==> inputs of build 54 <==
Design alu, start of the top module:
module alu (
    input               i_clk,
    input               i_rst_n,
    input               i_valid,
    input signed [11:0] i_data_a,
    input signed [11:0] i_data_b,
    input        [2:0]  i_inst,
    output              o_valid,
    output       [11:0] o_data,
    output              o_overflow
);
reg  [11:0] o_data_w, o_data_r;
reg         o_valid_w, o_valid_r;
reg         o_overflow_w, o_overflow_r;
reg  [19:0] data_old;
reg         overflow_old;
wire [12:0] data_add, data_sub, data_mean;
wire [23:0] data_mul;
wire [19:0] data_mul_round;
wire [20:0] data_mac;
wire [11:0] data_a_abs, data_b_abs;
assign o_valid = o_valid_r;
assign o_data = o_data_r;
assign o_overflow = o_overflow_r;
assign data_add = {i_data_a[11], i_data_a} + {i_data_b[11], i_data_b};
assign data_sub = {i_data_a[11], i_data_a} - {i_data_b[11], i_data_b};
assign data_mul = {{12{i_data_a[11]}}, i_data_a} * {{12{i_data_b[11]}}, i_data_b};
assign data_mul_round = {data_mul[23], data_mul[23:5]} + {19'd0, data_mul[4]};
assign data_mac = {data_mul_round[19], data_mul_round} + {data_old[19], data_old};
assign data_mean = data_add >> 1;
assign data_a_abs = i_data_a[11]? ~(i_data_a)+12'd1: i_data_a;
assign data_b_abs = i_data_b[11]? ~(i_data_b)+12'd1: i_data_b;
always@(*) begin
  o_data_w = 12'd0;
  o_valid_w = i_valid;
  o_overflow_w = 1'b0;
  case(i_inst)
    3'b000: begin  
      o_overflow_w = ^data_add[12:11];
      o_data_w = data_add[11:0];
    end
    3'b001: begin  
      o_overflow_w = ^data_sub[12:11];
      o_data_w = data_sub[11:0];
    end
    3'b010: begin  
      o_data_w = data_mul_round[11:0];
      o_overflow_w = ~(data_mul_round[19:11] == 9'b1_1111_1111 | data_mul_round[19:11] == 9'b0_0000_0000);
    end
    3'b011: begin  
      o_data_w = data_mac[11:0]; 
      o_overflow_w = ~(data_mac[20:11] == 10'b11_1111_1111 | data_mac[20:11] == 10'b00_0000_0000) | overflow_old;
    end
    3'b100: begin  
      o_data_w = ~(i_data_a ^ i_data_b);
    end
    3'b101: begin  
      o_data_w = ~i_data_a[11]? i_data_a: 12'd0;
    end
    3'b110: begin  
      o_data_w = data_mean[11:0];
    end
    3'b111: begin  
      o_data_w = (data_a_abs >= data_b_abs)? data_a_abs: data_b_abs;
    end
  endcase
end
always@(posedge i_clk or negedge i_rst_n) begin
  if(~i_rst_n) begin
    o_data_r <= 12'd0;
    o_overflow_r <= 1'b0;
    o_valid_r <= 1'b0;
  end 
  ...
make LEC_CHECK=0 ABC_AREA=1 CAP_MARGIN=20 CELL_PAD_IN_SITES_DETAIL_PLACEMENT=0 CELL_PAD_IN_SITES_GLOBAL_PLACEMENT=0 CORE_ASPECT_RATIO=0.98 CORE_MARGIN=2 CORE_UTILIZATION=66 CTS_CLUSTER_DIAMETER=29 GPL_ROUTABILITY_DRIVEN=1 GPL_TIMING_DRIVEN=1 HOLD_SLACK_MARGIN=0.29 MAX_ROUTING_LAYER=met5 PLACE_DENSITY=0.61 SETUP_SLACK_MARGIN=-0.3 SLEW_MARGIN=20 finish   # period 3.63 ns
run.sh (not shown) runs the stock make flow with config.mk's settings and CLKGATE_MAP_FILE=.
==> build 23: changes against build 54 <==
==> flow/config.mk (replaced) <==
export PLATFORM = sky130hd
export DESIGN_NAME = alu
export DESIGN_NICKNAME = alu
export VERILOG_FILES = /design/flow/design.v
export SDC_FILE = /design/flow/constraint.sdc
export NUM_CORES = 4
export LEC_CHECK = 0
export CAP_MARGIN = 20
export CELL_PAD_IN_SITES_DETAIL_PLACEMENT = 0
export CELL_PAD_IN_SITES_GLOBAL_PLACEMENT = 0
export CORE_MARGIN = 2
export CORE_UTILIZATION = 40
export CTS_CLUSTER_DIAMETER = 157
export CTS_CLUSTER_SIZE = 96
export GPL_ROUTABILITY_DRIVEN = 1
export GPL_TIMING_DRIVEN = 1
export MAX_ROUTING_LAYER = met5
export SETUP_SLACK_MARGIN = -0.77
export SLEW_MARGIN = 20
export TNS_END_PERCENT = 10
==> flow/constraint.sdc (replaced) <==
create_clock -name core_clock -period 9.36 [get_ports {i_clk}]
set_input_delay 1.8720 -clock core_clock [delete_from_list [all_inputs] [get_ports {i_clk}]]
set_output_delay 1.8720 -clock core_clock [all_outputs]
set_load 0.01 [all_outputs]
==> results <==
metric                                                                    build 23        build 54
Synthesized-area fraction occupied by xor and xnor cells                    0.0726          0.0340
Full die area                                                          27500 sq um     18200 sq um
Area after detailed placement                                          13100 sq um     15300 sq um
Area fraction in compound gates                                              0.162           0.108
Ys cells                                                                      1312            1704
Chip height                                                                 166 um          134 um
Distinct lib cells used                                                         73              48
Status                                                    finished with violations  did not finish
Failing step                                                                     -         4_1_cts
Reasons for failing layout checks                                     setup timing               -
Placed wire-length estimate after detailed placement                      27300 um        38300 um
Final GP Congestion                                                          0.925            1.07
Mean Syn Cell Area                                                      7.98 sq um      6.65 sq um
Syn Inst Count                                                                1312            1704
Fraction of synthesized area in multiplexers                                0.0145               0
Area share of the largest cell type after synthesis                          0.270           0.249
Core Region                                                            25900 sq um     16800 sq um
Number of cells in the design after placement                                 1890            2276
And+or+nand+nor area frac                                                    0.190           0.280
Most instantiated library cell after synthesis                               inv_1         nand2_1
Post-Place Setup Slack                                                   -0.749 ns        -4.45 ns
Floorplan utilization                                                        0.404           0.673
Adder Share, Synth                                                           0.399           0.369
Die Width                                                                   166 um          136 um


==> inputs of amber <==
==> flow/design.v <==
module alu (
    input               i_clk,
    input               i_rst_n,
    input               i_valid,
    input signed [11:0] i_data_a,
    input signed [11:0] i_data_b,
    input        [2:0]  i_inst,
    output              o_valid,
    output       [11:0] o_data,
    output              o_overflow
);
reg  [11:0] o_data_w, o_data_r;
reg         o_valid_w, o_valid_r;
reg         o_overflow_w, o_overflow_r;
reg  [19:0] data_old;
reg         overflow_old;
wire [12:0] data_add, data_sub, data_mean;
wire [23:0] data_mul;
wire [19:0] data_mul_round;
wire [20:0] data_mac;
wire [11:0] data_a_abs, data_b_abs;
assign o_valid = o_valid_r;
assign o_data = o_data_r;
assign o_overflow = o_overflow_r;
assign data_add = {i_data_a[11], i_data_a} + {i_data_b[11], i_data_b};
assign data_sub = {i_data_a[11], i_data_a} - {i_data_b[11], i_data_b};
assign data_mul = {{12{i_data_a[11]}}, i_data_a} * {{12{i_data_b[11]}}, i_data_b};
assign data_mul_round = {data_mul[23], data_mul[23:5]} + {19'd0, data_mul[4]};
assign data_mac = {data_mul_round[19], data_mul_round} + {data_old[19], data_old};
assign data_mean = data_add >> 1;
assign data_a_abs = i_data_a[11]? ~(i_data_a)+12'd1: i_data_a;
assign data_b_abs = i_data_b[11]? ~(i_data_b)+12'd1: i_data_b;
always@(*) begin
  o_data_w = 12'd0;
  o_valid_w = i_valid;
  o_overflow_w = 1'b0;
  case(i_inst)
    3'b000: begin  
      o_overflow_w = ^data_add[12:11];
      o_data_w = data_add[11:0];
    end
    3'b001: begin  
      o_overflow_w = ^data_sub[12:11];
      o_data_w = data_sub[11:0];
    end
    3'b010: begin  
      o_data_w = data_mul_round[11:0];
      o_overflow_w = ~(data_mul_round[19:11] == 9'b1_1111_1111 | data_mul_round[19:11] == 9'b0_0000_0000);
    end
    3'b011: begin  
      o_data_w = data_mac[11:0]; 
      o_overflow_w = ~(data_mac[20:11] == 10'b11_1111_1111 | data_mac[20:11] == 10'b00_0000_0000) | overflow_old;
    end
    3'b100: begin  
      o_data_w = ~(i_data_a ^ i_data_b);
    end
    3'b101: begin  
      o_data_w = ~i_data_a[11]? i_data_a: 12'd0;
    end
    3'b110: begin  
      o_data_w = data_mean[11:0];
    end
    3'b111: begin  
      o_data_w = (data_a_abs >= data_b_abs)? data_a_abs: data_b_abs;
    end
  endcase
end
always@(posedge i_clk or negedge i_rst_n) begin
  if(~i_rst_n) begin
    o_data_r <= 12'd0;
    o_overflow_r <= 1'b0;
    o_valid_r <= 1'b0;
  end 
  else begin
    o_data_r <= o_data_w;
    o_overflow_r <= o_overflow_w;
    o_valid_r <= o_valid_w;
  end
end
always@(posedge i_clk or negedge i_rst_n) begin
  if(~i_rst_n) begin
    data_old <= 20'd0;
    overflow_old <= 1'b0;
  end
  else if(i_valid) begin
    if(i_inst == 3'b011)begin
      data_old <= {{8{o_data_w[11]}}, o_data_w};
      overflow_old <= o_overflow_w;
    end
    else begin
      data_old <= 20'd0;
      overflow_old <= 1'b0;
    end
  end
end
endmodule
==> flow/run.sh <==
#!/bin/bash
# the make line also repeats each setting of config.mk as NAME=value (left out here)
make -C /OpenROAD-flow-scripts/flow DESIGN_CONFIG=/design/flow/config.mk WORK_HOME=/design/flow/orfs CLKGATE_MAP_FILE= finish
==> flow/config.mk <==
export PLATFORM = sky130hd
export DESIGN_NAME = alu
export DESIGN_NICKNAME = alu
export VERILOG_FILES = /design/flow/design.v
export SDC_FILE = /design/flow/constraint.sdc
export NUM_CORES = 4
export LEC_CHECK = 0
export ABC_AREA = 1
export CAP_MARGIN = 40
export CORE_MARGIN = 2
export CORE_UTILIZATION = 72
export CTS_CLUSTER_SIZE = 11
export SETUP_SLACK_MARGIN = 0.6
export SLEW_MARGIN = 20
==> flow/constraint.sdc <==
create_clock -name core_clock -period 7.69 [get_ports {i_clk}]
set_input_delay 1.5380 -clock core_clock [delete_from_list [all_inputs] [get_ports {i_clk}]]
set_output_delay 1.5380 -clock core_clock [all_outputs]
set_load 0.01 [all_outputs]
==> nickel (differences from amber) <==
- CAP_MARGIN: 40 -> 15
- CORE_UTILIZATION: 72 -> 40
- CTS_CLUSTER_SIZE: 11 -> unset
- MIN_ROUTING_LAYER: unset -> met2
- SETUP_SLACK_MARGIN: 0.6 -> unset
==> flow/constraint.sdc (replaced) <==
create_clock -name core_clock -period 9.65 [get_ports {i_clk}]
set_input_delay 1.9300 -clock core_clock [delete_from_list [all_inputs] [get_ports {i_clk}]]
set_output_delay 1.9300 -clock core_clock [all_outputs]
set_load 0.01 [all_outputs]
==> qor summary <==
metric                                                                                              amber                 nickel
Run status                                                                                 did not finish  no timing/DRC/antenna violations
Stage where the flow stopped                                               clock tree synthesis (4_1_cts)                      -
Xor/xnor share                                                                                     3.403%                 3.403%
Count of input and output buffers                                                                      43                     43
Flip-flops with a built-in enable                                                                       0                      0
Post-synth ARST share                                                                              100.0%                 100.0%
Pre-placement core utilization                                                                     74.21%                 40.65%
Compound-gate portion of the synthesized area                                                      10.82%                 10.82%
Site row count                                                                                         45                     61
Number of placed instances with taps included                                                        2134                   2138
Synthesized Nets                                                                                     1983                   1983
Syn Area/Cell                                                                                  6.645 um^2             6.645 um^2
Adder share                                                                                        36.86%                 36.86%
Mapped cell area                                                                               11320 um^2             11320 um^2
Leading area contributor after synthesis                                            sky130_fd_sc_hd__fa_1  sky130_fd_sc_hd__fa_1
Unique cell types                                                                                      48                     48
Die X                                                                                            129.4 um               172.3 um
Placeable core region                                                                          15260 um^2             27860 um^2
Post-synthesis cell count                                                                            1704                   1704
Yosys warning total                                                                                     1                      1
Post-detailed-placement cell area                                                              13960 um^2             12510 um^2
Total half-perimeter wirelength after legalization and detailed placement                        35.58 mm               31.77 mm
GPL Wtd Cong                                                                                        1.162                 0.9637
Chip area                                                                                      16750 um^2             29670 um^2
Setup Slack @ Placement                                                                          -1177 ps               33.09 ps
Area reported by Yosys stat                                                                    11320 um^2             11320 um^2
Synth Register Bits                                                                                    27                     27
Die outline height                                                                               129.4 um               172.3 um
